==> flow/design.v (excerpt) <==
module processor_main(
		input  clk, reset_n,                       
		input  [31:0] dmem_datain, 
		input  [31:0] imem_data,                   
		output [31:0] dmem_addr, dmem_dataout, PC,
		output dmem_rw, io_rw
   );
Settings: LEC_CHECK=0, ABC_AREA=1, CAP_MARGIN=20, CORE_MARGIN=2, CORE_UTILIZATION=58, CTS_CLUSTER_SIZE=64, SETUP_SLACK_MARGIN=1.47, SLEW_MARGIN=20; clock period 5.67 ns.
run.sh (not shown) runs the stock make flow with config.mk's settings and CLKGATE_MAP_FILE=.
The baseline finished with setup timing left.
Next try:
--- a/flow/config.mk
+++ b/flow/config.mk
@@ -8 +7,0 @@
-export ABC_AREA = 1
@@ -11,3 +10 @@
-export CORE_UTILIZATION = 58
-export CTS_CLUSTER_SIZE = 64
-export SETUP_SLACK_MARGIN = 1.47
+export CORE_UTILIZATION = 65
==> flow/constraint.sdc (replaced) <==
create_clock -name core_clock -period 7.3 [get_ports {clk}]
set_input_delay 1.4600 -clock core_clock [delete_from_list [all_inputs] [get_ports {clk}]]
set_output_delay 1.4600 -clock core_clock [all_outputs]
set_load 0.01 [all_outputs]
Effect: The changed run stopped in global routing (5_1_grt) (ODB-0269); synthesized area drops by 2.1%; die area drops by 13%; synthesized cell count shrinks by 42%.
Next try:
--- a/flow/config.mk
+++ b/flow/config.mk
@@ -10 +10 @@
-export CORE_UTILIZATION = 65
+export CORE_UTILIZATION = 40
==> flow/constraint.sdc (replaced) <==
create_clock -name core_clock -period 10.2 [get_ports {clk}]
set_input_delay 2.0400 -clock core_clock [delete_from_list [all_inputs] [get_ports {clk}]]
set_output_delay 2.0400 -clock core_clock [all_outputs]
set_load 0.01 [all_outputs]
With this change the flow finished with timing, DRC and antenna clean.
Die area goes up by about 60%.
Synthesized area does not change.
Synthesized cell count does not change.
Next try:
--- a/flow/config.mk
+++ b/flow/config.mk
@@ -10 +10 @@
-export CORE_UTILIZATION = 40
+export CORE_UTILIZATION = 9
==> flow/constraint.sdc (replaced) <==
create_clock -name core_clock -period 17.5 [get_ports {clk}]
set_input_delay 3.5000 -clock core_clock [delete_from_list [all_inputs] [get_ports {clk}]]
set_output_delay 3.5000 -clock core_clock [all_outputs]
set_load 0.01 [all_outputs]
First-iteration DRC count increases by about a fifth. Worst hold slack gets worse by 0.0048 ns. Cell area goes up by roughly a tenth. Die size climbs to 4.4 times its value. Power shrinks by well over a third.

========
job 3360:
Starting RTL as in the previous note.
// processor_main
module processor_main(
		input  clk, reset_n,                       
		input  [31:0] dmem_datain, 
		input  [31:0] imem_data,                   
		output [31:0] dmem_addr, dmem_dataout, PC,
		output dmem_rw, io_rw
   );
	reg [31:0] PFD_PC, PDE_PC, PEM_PC, PMW_PC, PFD_INST, PDE_IMM, PDE_RS1, PDE_RS2, PEM_RS2, PEM_PCADDIMM, PMW_PCADDIMM, PEM_ALUOUT, 
				  PEM_CALOUT, PMW_CALOUT, PMW_DOUT;				  
	reg [2:0] PDE_F3;
	reg PDE_F7, PDE_CTRL_MEMWRITE, PEM_CTRL_MEMWRITE, PDE_CTRL_REGWRITE, PEM_CTRL_REGWRITE, PMW_CTRL_REGWRITE, PDE_CTRL_ALUSRC, 
		 PDE_CRTL_IMMTOREG, PEM_BRANCHFLAG, PFD_TAKENFLAG, PDE_TAKENFLAG, PEM_TAKENFLAG;
	reg [1:0] PDE_CTRL_ALUOP, PDE_CTRL_BRANCH, PDE_CTRL_REGWRITESEL, PEM_CTRL_BRANCH, PEM_CTRL_REGWRITESEL, PMW_CTRL_REGWRITESEL;
	reg [4:0] PDE_RDA, PEM_RDA, PMW_RDA;
	wire STALL, PFD_FLUSH, PDE_FLUSH, TAKENFLAG;
	assign PC = PFD_PC;
	wire ALU_BRANCHFLAG, ALU_BRANCHFLAG_int;	
	assign ALU_BRANCHFLAG = (PEM_PC == 32'b0) ? 1'b0 : ALU_BRANCHFLAG_int;
   wire [31:0] next_instruction, PCADD4;     
   wire [31:0] inst;                 
	wire [31:0] data_rs1;
	wire [31:0] data_rs2, ALU_OUT, PCADDIMM;
	wire [31:0] REALBRANCH;
	assign REALBRANCH = ({(PDE_CTRL_BRANCH[1] & ALU_BRANCHFLAG), PDE_CTRL_BRANCH[0]} == 2'b00) ? PDE_PC :
							  ({(PDE_CTRL_BRANCH[1] & ALU_BRANCHFLAG), PDE_CTRL_BRANCH[0]} == 2'b01) ? PDE_PC :
							  ({(PDE_CTRL_BRANCH[1] & ALU_BRANCHFLAG), PDE_CTRL_BRANCH[0]} == 2'b10) ? ALU_OUT : PCADDIMM;
	add pcadd4(.A(PFD_PC), .B(32'd4), .CIN(1'b0), .OF(), .SUM(PCADD4));
	wire [31:0] NEXTPREDICTED;
	assign NEXTPREDICTED = PCADD4;	 
	assign TAKENFLAG = 1'b0;  
	assign next_instruction = (ALU_BRANCHFLAG ^ PDE_TAKENFLAG) ? REALBRANCH : NEXTPREDICTED;
	assign PFD_FLUSH = ALU_BRANCHFLAG ^ PDE_TAKENFLAG;
	assign PDE_FLUSH = ALU_BRANCHFLAG ^ PDE_TAKENFLAG;
   assign inst = imem_data;
  ...
==> flow/config.mk <==
export PLATFORM = sky130hd
export DESIGN_NAME = processor_main
export DESIGN_NICKNAME = processor_main
export VERILOG_FILES = /design/flow/design.v
export SDC_FILE = /design/flow/constraint.sdc
export NUM_CORES = 4
export LEC_CHECK = 0
export ABC_AREA = 1
export CAP_MARGIN = 20
export CORE_MARGIN = 2
export CORE_UTILIZATION = 72
export CTS_CLUSTER_DIAMETER = 366
export CTS_CLUSTER_SIZE = 10
export PLACE_DENSITY = 0.4
export SLEW_MARGIN = 20
==> flow/constraint.sdc <==
create_clock -name core_clock -period 5.97 [get_ports {clk}]
set_input_delay 1.1940 -clock core_clock [delete_from_list [all_inputs] [get_ports {clk}]]
set_output_delay 1.1940 -clock core_clock [all_outputs]
set_load 0.01 [all_outputs]
FAIL job 3360 @ 5_1_grt: tool exited with error
For job 7198, these inputs were changed with respect to job 3360:
diff --git a/flow/config.mk b/flow/config.mk
--- a/flow/config.mk
+++ b/flow/config.mk
@@ -8 +7,0 @@
-export ABC_AREA = 1
@@ -11,4 +10 @@
-export CORE_UTILIZATION = 72
-export CTS_CLUSTER_DIAMETER = 366
-export CTS_CLUSTER_SIZE = 10
-export PLACE_DENSITY = 0.4
+export CORE_UTILIZATION = 51
==> flow/constraint.sdc <==
create_clock -name core_clock -period 5.74 [get_ports {clk}]
set_input_delay 1.1480 -clock core_clock [delete_from_list [all_inputs] [get_ports {clk}]]
set_output_delay 1.1480 -clock core_clock [all_outputs]
set_load 0.01 [all_outputs]
## What came out
Cmp job 7198 and job 3360 / synthesized area / lower: job 7198. Comparing job 7198 and job 3360, the higher floorplan utilization is on job 3360. Job 7198 finished all stages; layout check result: FAIL, due to setup timing. [compare] base=job 3360 new=job 7198: simple-gate share of the synthesized area went down 9.1 points; post-DP HPWL went up by 4.1%. Between job 7198 and job 3360, it is job 7198 whose number of placed instances, taps included is lower, by 25%.
The following lists how job 4636 was set up differently from job 7198:
diff --git a/flow/config.mk b/flow/config.mk
--- a/flow/config.mk
+++ b/flow/config.mk
@@ -10 +10 @@
-export CORE_UTILIZATION = 51
+export CORE_UTILIZATION = 56
==> flow/constraint.sdc <==
create_clock -name core_clock -period 10.2 [get_ports {clk}]
set_input_delay 2.0400 -clock core_clock [delete_from_list [all_inputs] [get_ports {clk}]]
set_output_delay 2.0400 -clock core_clock [all_outputs]
set_load 0.01 [all_outputs]
Notes after the runs:
- Comparing the two runs side by side, job 4636 comes out ahead of job 7198 on total length of routed wires.
- What job 4636 reported for cell leakage power has to be multiplied by 1.11 to get the figure for job 7198.
- Job 4636 did not stop at any stage, and its layout met the timing, design-rule and antenna checks.
- Between job 4636 and job 7198, growth of design area from synthesis to finish is lower for job 4636, job 7198 comes in above that.
- Lower post-layout total power was reported by job 4636, not job 7198.
- Job 4636 and job 7198 ended up with nearly the same synthesized netlist cell count.
The following lists how job 3780 was set up differently from job 4636:
diff --git a/flow/config.mk b/flow/config.mk
--- a/flow/config.mk
+++ b/flow/config.mk
@@ -10 +10 @@
-export CORE_UTILIZATION = 56
+export CORE_UTILIZATION = 40
==> flow/constraint.sdc <==
create_clock -name core_clock -period 11.0 [get_ports {clk}]
set_input_delay 2.2000 -clock core_clock [delete_from_list [all_inputs] [get_ports {clk}]]
set_output_delay 2.2000 -clock core_clock [all_outputs]
set_load 0.01 [all_outputs]
## What came out
End of the critical path = PFD_PC[15]: job 4636; end of the critical path = PFD_PC[29]: job 3780. On job 3780: number of clock-tree buffers in the layout is 19 higher than what job 4636 gave. Largest net degree at the start of global routing: job 3780 < job 4636. Between job 3780 and job 4636, the worst setup slack is lower for job 4636. All of job 4636 and job 3780 finish clean.

========
Setup of trial 15:
Starting RTL as in the previous note.
clock: 7.11 ns
lec_check: 0
cap_margin: 20
core_margin: 2
core_utilization: 70
cts_cluster_diameter: 34
cts_cluster_size: 21
setup_slack_margin: 0.99
slew_margin: 20
Trial 15: aborted in global routing (5_1_grt) (tool error)
Here is what was changed in the inputs of trial 58 compared with trial 15.
# trial 15
export LEC_CHECK = 0
export CAP_MARGIN = 20
export CORE_MARGIN = 2
export CORE_UTILIZATION = 70
export CTS_CLUSTER_DIAMETER = 34
export CTS_CLUSTER_SIZE = 21
export SETUP_SLACK_MARGIN = 0.99
export SLEW_MARGIN = 20
create_clock -name core_clock -period 7.11 [get_ports {clk}]
# trial 58
export LEC_CHECK = 0
export CAP_MARGIN = 20
export CORE_MARGIN = 2
export CORE_UTILIZATION = 70
export CTS_CLUSTER_DIAMETER = 202
export CTS_CLUSTER_SIZE = 36
export SLEW_MARGIN = 20
create_clock -name core_clock -period 5.67 [get_ports {clk}]
### Flow results
The log for trial 58 ends in global routing (5_1_grt) with error GRT-0116, so the run never completed. Between trial 15 and trial 58, the width of the die does not differ in any meaningful way. Changes observed in trial 58 relative to trial 15: die size about even; hold-fix buffer count after cts barely changed; final weighted congestion in routability-driven placement lost about 4%. Trial 58 vs trial 15: total half-perimeter wirelength after legalization and detailed placement up in trial 58.

========
processor_main again, from the RTL that the note above started with.
Settings: LEC_CHECK=0, ABC_AREA=1, CAP_MARGIN=20, CORE_MARGIN=2, CORE_UTILIZATION=72, CTS_CLUSTER_DIAMETER=366, CTS_CLUSTER_SIZE=95, PLACE_DENSITY=0.4, SETUP_SLACK_MARGIN=1.07, SLEW_MARGIN=20, TNS_END_PERCENT=5; clock period 5.97 ns.
The starting point did not get past global routing (5_1_grt).
Then changed:
Settings changed: PLACE_DENSITY 0.4 to unset, SETUP_SLACK_MARGIN 1.07 to 0.88, TNS_END_PERCENT 5 to unset.
The new run died in global routing (5_1_grt) (GRT-0232).
Synthesized area does not change.
Die size is unchanged.
Synthesized cell count does not change.
Then changed:
Settings changed: PLACE_DENSITY set to 0.4, SETUP_SLACK_MARGIN 0.88 to unset.
The new run failed in global routing (5_1_grt) on GRT-0232.
Die size is unchanged.
Synthesized area does not change.
Synthesized cell count is unchanged.
Then changed:
Settings changed: ABC_AREA 1 to unset, CORE_UTILIZATION 72 to 40, CTS_CLUSTER_DIAMETER 366 to unset, CTS_CLUSTER_SIZE 95 to unset, PLACE_DENSITY 0.4 to unset.
Clock period 5.97 ns to 10.7 ns, I/O delays scaled along.
The new run finished with timing, DRC and antenna clean.
Area after synthesis shrinks by 2.1%.
Die size grows by 75%.
Synthesized cell count shrinks by 42%.

========
run A:
Starting RTL as in the previous note.
// processor_main
module processor_main(
		input  clk, reset_n,                       
		input  [31:0] dmem_datain, 
		input  [31:0] imem_data,                   
		output [31:0] dmem_addr, dmem_dataout, PC,
		output dmem_rw, io_rw
   );
clock: 5.71 ns
lec_check: 0
cap_margin: 20
core_aspect_ratio: 1.16
core_margin: 2
core_utilization: 65
cts_cluster_size: 58
setup_slack_margin: 1.5
slew_margin: 20
tns_end_percent: 95
Run A terminated abnormally: 5_1_grt reported GRT-0232.
The following lists how run B was set up differently from run A:
- changing SETUP_SLACK_MARGIN from 1.5 to 2.27
- removing CTS_CLUSTER_SIZE (formerly 58)
- removing TNS_END_PERCENT (formerly 95)
- removing CORE_ASPECT_RATIO (formerly 1.16)
- changing CORE_UTILIZATION from 65 to 40
- changing the clock period (ns, I/O delays scaled along) from 5.71 to 10.2
### Flow results
- Per the comparison of run B with run A, xor-xnor portion of the synthesized cell area essentially unchanged; summed standard-cell area reported by yosys barely changed.
- The final reports for run B and run A show initial core utilization lower in the former.
- The post-CTS setup-driven buffer insertion count in run B sits 18% above the value recorded for run A.
- Seen in the log of run A: GRT-0232 during 5_1_grt, after which the run never completed.
- Run B completed end to end with timing, DRC and antenna clean.
- Across both runs, row count was higher for run B than for run A.
- Width of the die in run B is about 37% above run A.
- Run A → run B: die boundary height went up, post-detailed-placement half-perimeter wirelength went down, number of gates resized after CTS went down.
- ~same instance count of the mapped netlist in run A and run B
For run C, these inputs were changed with respect to run B:
- removing SETUP_SLACK_MARGIN (formerly 2.27)
- setting CTS_CLUSTER_SIZE to 42 for the first time
- setting HOLD_SLACK_MARGIN to 0.28 for the first time
- changing CORE_UTILIZATION from 40 to 65
- changing the clock period (ns, I/O delays scaled along) from 10.2 to 5.7
Findings:
Looking at the logs for run C and run B, the single run that did not finish was run C.
Tool error GRT-0232 stopped run C during 5_1_grt; no final results.
From run B to run C, synthesized chip area reported by yosys did not move at all.
On run C: fraction of the core area occupied by cells at floorplan is 25 points higher than what run B gave.
The total number of placement rows in run C sits about 20% below the value recorded for run B.
Number of gates resized after CTS of run C exceeds that of run B by more than half.
For run D, these inputs were changed with respect to run C:
- CORE_UTILIZATION changed from 65 to 66
- CTS_CLUSTER_SIZE changed from 42 to 53
- SETUP_SLACK_MARGIN newly set to 1.46
- HOLD_SLACK_MARGIN removed (was 0.28)
- the clock period (ns, I/O delays scaled along) changed from 5.7 to 5.67
## What came out
Stage in which a tool error killed run D: 5_1_grt.
Compared to run C, run D has number of cells upsized or downsized after cts 63 higher.
Run C -> run D: cell area after synthesis delta 0, exact match
From run C to run D, mux share of post-synthesis cell area did not move at all.
There was hardly any difference in simple-gate share of the synthesized area between run C and run D.
The higher number of core rows of run D and run C is in run C.
Summary — final RePlAce weighted congestion, run D relative to run C: lower, by 0.0046.
The run showing the smaller chip area is run D.
Reported for run D and run C, yosys-reported design area after synthesis turned out identical to the last digit.
Run C -> run D: horizontal extent of the die decreased slightly
Compared with run C, run D shows a higher pre-placement core utilization.

========
Starting RTL as in the previous note.
Settings: LEC_CHECK=0, CAP_MARGIN=20, CELL_PAD_IN_SITES_DETAIL_PLACEMENT=0, CORE_MARGIN=7, CORE_UTILIZATION=64, CTS_CLUSTER_DIAMETER=366, CTS_CLUSTER_SIZE=84, GPL_TIMING_DRIVEN=0, PLACE_DENSITY_LB_ADDON=0.16, SETUP_SLACK_MARGIN=1.06, SLEW_MARGIN=20; clock period 5.62 ns.
The baseline died in 5_1_grt.
Next try:
==> flow/config.mk (replaced) <==
export PLATFORM = sky130hd
export DESIGN_NAME = processor_main
export DESIGN_NICKNAME = processor_main
export VERILOG_FILES = /design/flow/design.v
export SDC_FILE = /design/flow/constraint.sdc
export NUM_CORES = 4
export LEC_CHECK = 0
export ABC_AREA = 1
export CAP_MARGIN = 20
export CORE_MARGIN = 2
export CORE_UTILIZATION = 72
export CTS_CLUSTER_DIAMETER = 366
export CTS_CLUSTER_SIZE = 10
export PLACE_DENSITY_LB_ADDON = 0.03
export SLEW_MARGIN = 20
==> flow/constraint.sdc (replaced) <==
create_clock -name core_clock -period 5.97 [get_ports {clk}]
set_input_delay 1.1940 -clock core_clock [delete_from_list [all_inputs] [get_ports {clk}]]
set_output_delay 1.1940 -clock core_clock [all_outputs]
set_load 0.01 [all_outputs]
After rerunning: The new run failed in 5_1_grt (GRT-0116). Synthesized area rose by about 2.2%. Synthesized cell count rose by about 70%. Die size fell by about 14%.
Next try:
--- a/flow/config.mk
+++ b/flow/config.mk
@@ -11,4 +11,2 @@
-export CORE_UTILIZATION = 72
-export CTS_CLUSTER_DIAMETER = 366
-export CTS_CLUSTER_SIZE = 10
-export PLACE_DENSITY_LB_ADDON = 0.03
+export CORE_UTILIZATION = 68
+export CTS_CLUSTER_SIZE = 98
==> flow/constraint.sdc (replaced) <==
create_clock -name core_clock -period 5.91 [get_ports {clk}]
set_input_delay 1.1820 -clock core_clock [delete_from_list [all_inputs] [get_ports {clk}]]
set_output_delay 1.1820 -clock core_clock [all_outputs]
set_load 0.01 [all_outputs]
- The changed run stopped in 5_1_grt on GRT-0116
- area after synthesis stays the same
- die size is higher by 5.8%
- synthesized cell count is unchanged
Next try:
--- a/flow/config.mk
+++ b/flow/config.mk
@@ -8 +7,0 @@
-export ABC_AREA = 1
@@ -11,2 +10,2 @@
-export CORE_UTILIZATION = 68
-export CTS_CLUSTER_SIZE = 98
+export CORE_UTILIZATION = 70
+export CTS_CLUSTER_SIZE = 35
==> flow/constraint.sdc (replaced) <==
create_clock -name core_clock -period 5.7 [get_ports {clk}]
set_input_delay 1.1400 -clock core_clock [delete_from_list [all_inputs] [get_ports {clk}]]
set_output_delay 1.1400 -clock core_clock [all_outputs]
set_load 0.01 [all_outputs]
Result: The changed run never finished: it broke off in 5_1_grt with GRT-0116. Die size went down by 4.9%. Area after synthesis shrinks by 2.1%. Synthesized cell count drops by about 40%.
Next try:
--- a/flow/config.mk
+++ b/flow/config.mk
@@ -10,2 +10,3 @@
-export CORE_UTILIZATION = 70
-export CTS_CLUSTER_SIZE = 35
+export CORE_UTILIZATION = 66
+export CTS_CLUSTER_DIAMETER = 227
+export CTS_CLUSTER_SIZE = 42
==> flow/constraint.sdc (replaced) <==
create_clock -name core_clock -period 5.67 [get_ports {clk}]
set_input_delay 1.1340 -clock core_clock [delete_from_list [all_inputs] [get_ports {clk}]]
set_output_delay 1.1340 -clock core_clock [all_outputs]
set_load 0.01 [all_outputs]
The changed run died in 5_1_grt with ODB-0269.
Synthesized area does not change.
Synthesized cell count stays the same.
Die area rises by 6.0%.
Next try:
--- a/flow/config.mk
+++ b/flow/config.mk
@@ -8,0 +9 @@
+export CORE_ASPECT_RATIO = 1.16
@@ -11,2 +12,3 @@
-export CTS_CLUSTER_DIAMETER = 227
-export CTS_CLUSTER_SIZE = 42
+export CTS_CLUSTER_DIAMETER = 260
+export CTS_CLUSTER_SIZE = 48
+export HOLD_SLACK_MARGIN = 0.29
@@ -13,0 +16 @@
+export TNS_END_PERCENT = 95
Outcome: The changed run ended with an error in 5_1_grt; area after synthesis is unchanged; die size stays flat; synthesized cell count is unchanged.
Power is estimated from default activity; no workload was simulated.
